## red
## AuctionSearch
module AuctionSearch(
  input         clock,
  input         reset,
  output        io_rewardIn_0_ready,
  input         io_rewardIn_0_valid,
  input  [7:0]  io_rewardIn_0_reward,
  input  [10:0] io_rewardIn_0_idx,
  input         io_rewardIn_0_last,
  output [10:0] io_agentIdx_0,
  input  [7:0]  io_price_0,
  output        io_rewardIn_1_ready,
  input         io_rewardIn_1_valid,
  input  [7:0]  io_rewardIn_1_reward,
  input  [10:0] io_rewardIn_1_idx,
  output [10:0] io_agentIdx_1,
  input  [7:0]  io_price_1,
  output        io_rewardIn_2_ready,
  input         io_rewardIn_2_valid,
  input  [7:0]  io_rewardIn_2_reward,
  input  [10:0] io_rewardIn_2_idx,
  output [10:0] io_agentIdx_2,
  input  [7:0]  io_price_2,
  output        io_rewardIn_3_ready,
  input         io_rewardIn_3_valid,
  input  [7:0]  io_rewardIn_3_reward,
  input  [10:0] io_rewardIn_3_idx,
  output [10:0] io_agentIdx_3,
  input  [7:0]  io_price_3,
  output        io_rewardIn_4_ready,
  input         io_rewardIn_4_valid,
  input  [7:0]  io_rewardIn_4_reward,
  input  [10:0] io_rewardIn_4_idx,
  output [10:0] io_agentIdx_4,
  input  [7:0]  io_price_4,
  output        io_rewardIn_5_ready,
  input         io_rewardIn_5_valid,
  input  [7:0]  io_rewardIn_5_reward,
  input  [10:0] io_rewardIn_5_idx,
  output [10:0] io_agentIdx_5,
  input  [7:0]  io_price_5,
  output        io_rewardIn_6_ready,
  input         io_rewardIn_6_valid,
  input  [7:0]  io_rewardIn_6_reward,
  input  [10:0] io_rewardIn_6_idx,
  output [10:0] io_agentIdx_6,
  input  [7:0]  io_price_6,
  output        io_rewardIn_7_ready,
  input         io_rewardIn_7_valid,
  input  [7:0]  io_rewardIn_7_reward,
  input  [10:0] io_rewardIn_7_idx,
  output [10:0] io_agentIdx_7,
  input  [7:0]  io_price_7,
  input         io_resultOut_ready,
  output        io_resultOut_valid,
  output [10:0] io_resultOut_winner,
  output [7:0]  io_resultOut_bid
);
Size: ~6100 cells after synthesis, ~1000 flip-flops, ~340 I/O pins, ~48000 µm² of cells after synthesis.
==> flow/config.mk <==
export PLATFORM = sky130hd
export DESIGN_NAME = AuctionSearch
export DESIGN_NICKNAME = AuctionSearch
export VERILOG_FILES = /design/flow/design.v
export SDC_FILE = /design/flow/constraint.sdc
export NUM_CORES = 4
export LEC_CHECK = 0
export CAP_MARGIN = 25
export CORE_MARGIN = 2
export CORE_UTILIZATION = 70
export CTS_CLUSTER_SIZE = 46
export GPL_ROUTABILITY_DRIVEN = 1
export MAX_ROUTING_LAYER = met4
export MIN_ROUTING_LAYER = met1
export SETUP_SLACK_MARGIN = -0.27
export SLEW_MARGIN = 20
export TNS_END_PERCENT = 70
==> flow/constraint.sdc <==
create_clock -name core_clock -period 2.7 [get_ports {clock}]
set_input_delay 0.5400 -clock core_clock [delete_from_list [all_inputs] [get_ports {clock}]]
set_output_delay 0.5400 -clock core_clock [all_outputs]
set_load 0.01 [all_outputs]
run.sh (not shown) runs the stock make flow with config.mk's settings and CLKGATE_MAP_FILE=.
red: complete, dirty (capacitance limit, slew limit, setup timing)
#### Input delta (blue over red)
Settings: GPL_ROUTABILITY_DRIVEN now 0, was 1; HOLD_SLACK_MARGIN now 0.29, previously not set; SETUP_SLACK_MARGIN now -0.38, was -0.27; TNS_END_PERCENT now 25, was 70; CORE_UTILIZATION now 72, was 70; CTS_CLUSTER_SIZE no longer set, was 46; the clock period (ns, I/O delays scaled along) now 3.74, was 2.7.
### Flow results
In the floorplan summary, blue is listed with a die area less than that of red. The routed length on met2 number comes out higher for red vs blue. Taking red over blue, the power density over the cells ratio works out to 1.3. blue ran in full, but the layout does not pass; the checks complain about setup timing. Looking at worst setup slack, blue sits 870 ps higher than red does.
--- input diff blue..green ---
Settings: changing SETUP_SLACK_MARGIN from -0.38 to 1.28; setting PLACE_DENSITY_LB_ADDON to 0.01 for the first time; changing the clock period (ns, I/O delays scaled along) from 3.74 to 4.56.
Findings:
- In green the area growth from synthesis to final layout turned out 7.0 points higher than in blue.
- Looking at logic gate share of total power, green sits above blue.
- Compare green and blue | number of cells on the critical path lower: blue
- green went all the way through the flow, and no timing, DRC or antenna check failed.
- green against blue: number of buffer and inverter instances along the worst setup path up 2; pin slew with the least headroom to its limit down 120 ps.
- Compared with blue, in green count of instances resized after the clock tree is built increased 230; number of global-route vias before repair rose by 5.5%; first-pass GRT wire length rose by 15000 µm.
- Compared with blue, green has extra setup slack.
diff inputs: green => orange
Settings: SETUP_SLACK_MARGIN changed from 1.28 to 0.52; PLACE_DENSITY_LB_ADDON removed (was 0.01).
Findings:
Changes observed in orange relative to green: time the final worst path needs with I/O delays and setup -290 ps, hold slack has increased, total power lower.
orange against green: fmax climbed 7.2%; met2 wire length dropped 17%; final routed wire length divided by cell count dropped 20%.
green → orange: endpoint arrival time on the critical path decreased by 1750 ps relative to the old numbers, static leakage power shows a reduction of 5.6%, cell count now smaller.
Measured against orange, the first-pass GRT wire length of green comes out at 1.07 times the reference value.
The number of vias after detailed routing reported for orange is smaller than that of green by about 10%.

========
Starting RTL as in the previous note.
Settings: LEC_CHECK=0, ABC_AREA=1, CAP_MARGIN=25, CORE_MARGIN=2, CORE_UTILIZATION=70, CTS_CLUSTER_SIZE=37, GPL_ROUTABILITY_DRIVEN=1, HOLD_SLACK_MARGIN=0.3, MAX_ROUTING_LAYER=met4, MIN_ROUTING_LAYER=met1, SLEW_MARGIN=20, TNS_END_PERCENT=70; clock period 2.13 ns.
The baseline aborted during global routing.
Edit:
- ABC_AREA: 1 -> default
- CAP_MARGIN: 25 -> 20
- CORE_UTILIZATION: 70 -> 71
- CTS_CLUSTER_SIZE: 37 -> default
- GPL_ROUTABILITY_DRIVEN: 1 -> default
- HOLD_SLACK_MARGIN: 0.3 -> default
- MAX_ROUTING_LAYER: met4 -> default
- MIN_ROUTING_LAYER: met1 -> default
- TNS_END_PERCENT: 70 -> default
- clock period: 2.13 -> 3.2 ns (I/O delays scaled with it)
Now the flow completed, yet does not pass: negative setup slack.
Die area came out lower by a few percent.
Synthesized cell count fell by about a fifth.
Synthesized area went down by a few percent.
Edit:
- ABC_AREA: default -> 1
- CORE_UTILIZATION: 71 -> 68
- PLACE_DENSITY: default -> 0.6
- clock period: 3.2 -> 3.25 ns (I/O delays scaled with it)
This time the run passed the timing, design-rule and antenna checks. Global-route usage is lower by 9.1 points. Total power is higher by a few percent. Wire length is lower by about a fifth.
Edit:
- ABC_AREA: 1 -> default
- CORE_UTILIZATION: 68 -> 21
- clock period: 3.25 -> 4.52 ns (I/O delays scaled with it)
What happened:
- wire length increases by a few percent
- synthesized cell count goes down by about a fifth
- synthesized area fell by a few percent
- first-iteration DRC count went down by a quarter to a third
- register-to-register slack improved by 0.15 ns
- final cell count rises by roughly a tenth
- via count is lower by about a fifth
- cell area drops slightly
- core utilization came out lower by 53 points

========
Setup of run a:
AuctionSearch again, from the RTL that the note above started with.
Settings: LEC_CHECK=0, CAP_MARGIN=25, CORE_MARGIN=2, CORE_UTILIZATION=72, CTS_CLUSTER_SIZE=100, GPL_ROUTABILITY_DRIVEN=0, HOLD_SLACK_MARGIN=-0.09, MAX_ROUTING_LAYER=met4, MIN_ROUTING_LAYER=met1, SETUP_SLACK_MARGIN=0.52, SLEW_MARGIN=20, TNS_END_PERCENT=25; clock period 4.56 ns.
Run a: full flow OK, the timing, design-rule and antenna checks passed
Input-level comparison between run b and run a:
- a change of TNS_END_PERCENT from 25 to 70
- a deleted HOLD_SLACK_MARGIN that had been -0.09
- a deleted SETUP_SLACK_MARGIN that had been 0.52
- a change of GPL_ROUTABILITY_DRIVEN from 0 to 1
- a change of CORE_UTILIZATION from 72 to 68
- a deleted CTS_CLUSTER_SIZE that had been 100
- a change of the clock period (ns, I/O delays scaled along) from 4.56 to 2.98
## What came out
Run b finished all stages; however, its layout fails the closing checks, the failures being setup timing.
Comparing run a and run b, the lower critical path depth was measured on run a.
The area added between synthesis and finish reported for run b is greater than that of run a by 15 points.
Xor and xnor area share after synthesis: run a vs run b, no meaningful difference
The run showing the greater global-route total usage across every layer is run b.
Higher sum of net half-perimeters after detailed placement was reported by run b, not run a.

========
AuctionSearch again, from the RTL that the note above started with.
make LEC_CHECK=0 ABC_AREA=0 CAP_MARGIN=20 CORE_MARGIN=2 CORE_UTILIZATION=50 CTS_CLUSTER_DIAMETER=335 GPL_ROUTABILITY_DRIVEN=1 MIN_ROUTING_LAYER=met2 SLEW_MARGIN=20 finish   # period 4.33 ns
==> next run, changes <==
ABC_AREA = unset   (was 0)
CORE_UTILIZATION = 66   (was 50)
CTS_CLUSTER_DIAMETER = unset   (was 335)
GPL_ROUTABILITY_DRIVEN = unset   (was 1)
MIN_ROUTING_LAYER = unset   (was met2)
SETUP_SLACK_MARGIN = 0.64   (was unset)
clock period = 2.11 ns   (was 4.33 ns; I/O delays follow)
After rerunning: The changed run never finished: it broke off in global routing (5_1_grt). Synthesized cell count does not change. Die size decreases by 24%. Synthesized area is unchanged.
==> next run, changes <==
ABC_AREA = 1   (was unset)
HOLD_SLACK_MARGIN = 0.3   (was unset)
PLACE_DENSITY = 0.6   (was unset)
SETUP_SLACK_MARGIN = unset   (was 0.64)
clock period = 2.51 ns   (was 2.11 ns; I/O delays follow)
With this change the flow completed, yet does not pass: max-capacitance violations, max-slew violations, negative setup slack.
Area after synthesis went up by 5.9%.
Die size went up by 5.8%.
Synthesized cell count went up by 19%.
==> next run, changes <==
CORE_UTILIZATION = 72   (was 66)
CTS_CLUSTER_DIAMETER = 249   (was unset)
HOLD_SLACK_MARGIN = unset   (was 0.3)
clock period = 2.72 ns   (was 2.51 ns; I/O delays follow)
Outcome: The changed run finished with negative setup slack left; setup slack is better by 1.3 ns; total power is lower by 14%; sequential power goes down by about 8%.
Power figures rest on the tool's default switching activity, not on a simulated workload.
